==> inputs of 06-15 <==
==> flow/design.v (excerpt) <==
module Runner2048 (board_clk, VGA_R, VGA_G, VGA_B, hsync, vsync, clk, blank_n, rst, inputnums);
input board_clk, rst; 
input [3:0] inputnums; 
output hsync, vsync, clk, blank_n;
wire ce;  
clock_converter clocks(board_clk, rst, clk, ce);  
wire [9:0] xCount; 
wire [9:0] yCount;
wire ScreenArea;
VGA_Controller VGA(board_clk, rst, ce, xCount, yCount, ScreenArea, hsync, vsync, blank_n);
output reg [7:0]VGA_R, VGA_G, VGA_B;
reg R;
reg G;
reg B;
reg Rn, Gn, Bn;  
wire game_over;
wire win;
wire game_over_text = 1'b0;  
wire win_text = 1'b0;  
reg [11:0] row0[3:0];
reg [11:0] row1[3:0];
reg [11:0] row2[3:0];
reg [11:0] row3[3:0];
assign game_over = ((row0[0] !== row0[1]) && (row0[0] !== row1[0]) && (row0[1] !== row1[1]) && (row0[1] !== row0[2]) &&(row0[2] !== row1[2]) &&
	(row0[2] !== row0[3]) && (row0[3] !== row1[3]) && (row1[0] !== row1[1]) && (row1[0] !== row2[0]) && (row1[1] !== row2[1]) && 
	(row1[1] !== row1[2]) && (row1[2] !== row1[3]) && (row1[2] !== row2[2]) && (row1[3] !== row2[3]) && (row2[0] !== row2[1]) && 
	(row2[0] !== row3[0]) && (row2[1] !== row2[2]) && (row2[1] !== row3[1]) && (row2[2] !== row3[2]) && (row2[2] !== row2[3]) && 
	(row2[3] !== row3[3]) && (row3[0] !== row3[1]) && (row3[1] !== row3[2]) && (row3[2] !== row3[3])&&(row0[0] !== 0)&&
	(row0[1] !== 0)&&(row0[2] !== 0)&&(row0[3] !== 0)&&(row1[0] !== 0)&&(row1[1] !== 0)
	&&(row1[2] !== 0)&&(row1[3] !== 0)&&(row2[0] !== 0)&&(row2[1] !== 0)&&(row2[2] !== 0)
	&&(row2[3] !== 0)&&(row3[0] !== 0)&&(row3[1] !== 0)&&(row3[2] !== 0)&&(row3[3] !== 0));
assign win = ((row0[0] == 256) || (row0[1] == 256) || (row0[2] == 256) || (row0[3] == 256) || (row1[0] == 256) || (row1[1] == 256) || (row1[2] == 256) || (row1[3] == 256) || 
(row2[0] == 256) || (row2[1] == 256) || (row2[2] == 256) || (row2[3] == 256) || (row3[0] == 256) || (row3[1] == 256) || (row3[2] == 256) || (row3[3] == 256));
wire [15:0] squares1;
blocks bloc(board_clk, rst, ce, xCount,yCount,squares1);
reg [15:0]squares;
integer i;
integer a;
always @(posedge board_clk or posedge rst)
	begin
		if (rst)
			squares <= 16'd0;
		else if (ce)
			squares <= squares1;
	end
always @(*)
	begin
		if (game_over == 1'b0)
			begin
				if (win == 1'b0)
					begin
						Rn = 1'b0;
						Gn = 1'b0;
  ...
Settings: LEC_CHECK=0, CAP_MARGIN=30, CORE_ASPECT_RATIO=1.33, CORE_MARGIN=2, CORE_UTILIZATION=27, GPL_TIMING_DRIVEN=1, MAX_ROUTING_LAYER=met4, MIN_ROUTING_LAYER=met2, PLACE_DENSITY_LB_ADDON=0.1, SLEW_MARGIN=20; clock period 4.47 ns.
run.sh (not shown) runs the stock make flow with config.mk's settings and CLKGATE_MAP_FILE=.
==> 12-27 (differences from 06-15) <==
- CAP_MARGIN: 30 -> 20
- CORE_ASPECT_RATIO: 1.33 -> default
- CORE_UTILIZATION: 27 -> 70
- GPL_TIMING_DRIVEN: 1 -> default
- MAX_ROUTING_LAYER: met4 -> default
- MIN_ROUTING_LAYER: met2 -> default
- PLACE_DENSITY_LB_ADDON: 0.1 -> default
- SETUP_SLACK_MARGIN: default -> 1.6
==> flow/constraint.sdc (replaced) <==
create_clock -name core_clock -period 6.34 [get_ports {board_clk}]
set_input_delay 1.2680 -clock core_clock [delete_from_list [all_inputs] [get_ports {board_clk}]]
set_output_delay 1.2680 -clock core_clock [all_outputs]
set_load 0.01 [all_outputs]
==> 04-07 (differences from 06-15) <==
- CAP_MARGIN: 30 -> 20
- CORE_ASPECT_RATIO: 1.33 -> default
- CORE_UTILIZATION: 27 -> 40
- GPL_TIMING_DRIVEN: 1 -> default
- MAX_ROUTING_LAYER: met4 -> default
- MIN_ROUTING_LAYER: met2 -> default
- PLACE_DENSITY_LB_ADDON: 0.1 -> default
==> flow/constraint.sdc (replaced) <==
create_clock -name core_clock -period 8.93 [get_ports {board_clk}]
set_input_delay 1.7860 -clock core_clock [delete_from_list [all_inputs] [get_ports {board_clk}]]
set_output_delay 1.7860 -clock core_clock [all_outputs]
set_load 0.01 [all_outputs]
==> 06-23 (differences from 06-15) <==
- ABC_AREA: default -> 1
- CAP_MARGIN: 30 -> 20
- CELL_PAD_IN_SITES_DETAIL_PLACEMENT: default -> 1
- CORE_ASPECT_RATIO: 1.33 -> default
- CORE_UTILIZATION: 27 -> 40
- GPL_TIMING_DRIVEN: 1 -> default
- MAX_ROUTING_LAYER: met4 -> default
- PLACE_DENSITY_LB_ADDON: 0.1 -> default
==> flow/constraint.sdc (replaced) <==
create_clock -name core_clock -period 20.0 [get_ports {board_clk}]
set_input_delay 4.0000 -clock core_clock [delete_from_list [all_inputs] [get_ports {board_clk}]]
set_output_delay 4.0000 -clock core_clock [all_outputs]
set_load 0.01 [all_outputs]
==> results <==
- 04-07 passed the timing, design-rule and antenna checks. 06-15 finished but fails on setup timing. 12-27 passed the timing, design-rule and antenna checks. 06-23 ended with an error in 5_1_grt with GRT-0116.
- The highest final area belongs to 06-15, the lowest to 04-07.
- Setup slack: 04-07 > 12-27 > 06-15.
- Of 06-15 and 12-27, 06-15 has the higher wire length (gap about 53%, measured against 12-27).
- First-iteration DRC count: 04-07 < 12-27 < 06-15.
- Against 06-15, the die size of 04-07 is lower by 32%.
- In flip-flop count, 12-27 and 06-15 do not differ.
- Combinational power, lowest first: 04-07, 12-27, 06-15.
==> figures <==
metric                                                               06-23       04-07       12-27            06-15
Vias per std cell                                                        -        6.83        7.94             8.04
Worst hold-check slack                                                   -    0.385 ns    0.375 ns         0.370 ns
Multi-input combinational cell area                                      -  30500 um^2  31900 um^2       32200 um^2
Fin util                                                                 -       43.5%       79.3%            37.3%
MI comb cells                                                            -        4156        4159             4158
Inverters excl. clock                                                    -         198         198              198
Status                                              stopped before the end  no timing/DRC/antenna violations  no timing/DRC/antenna violations  failed layout checks
Stage where the flow stopped                                       5_1_grt           -           -                -
Violated checks                                                          -           -           -     setup timing
Register-to-Register Path Depth                                          -          12          14               18
Yosys Chip Area                                                 45400 um^2  43800 um^2  43800 um^2       43800 um^2
Buffer-and-inverter tally for the worst setup path                       -           0           2                5
Max Fclk                                                                 -   0.162 GHz   0.203 GHz        0.207 GHz
Worst slew pin tran                                                      -     1.32 ns     1.31 ns          1.21 ns
Highest metal used                                                       -        met5        met5             met4
Placement Cell Area                                             47300 um^2  45300 um^2  44800 um^2       55100 um^2
Share of total power in sequential cells                                 -       20.0%       17.8%            11.7%
No activity file was given, so power comes from the tool's default toggle rates.
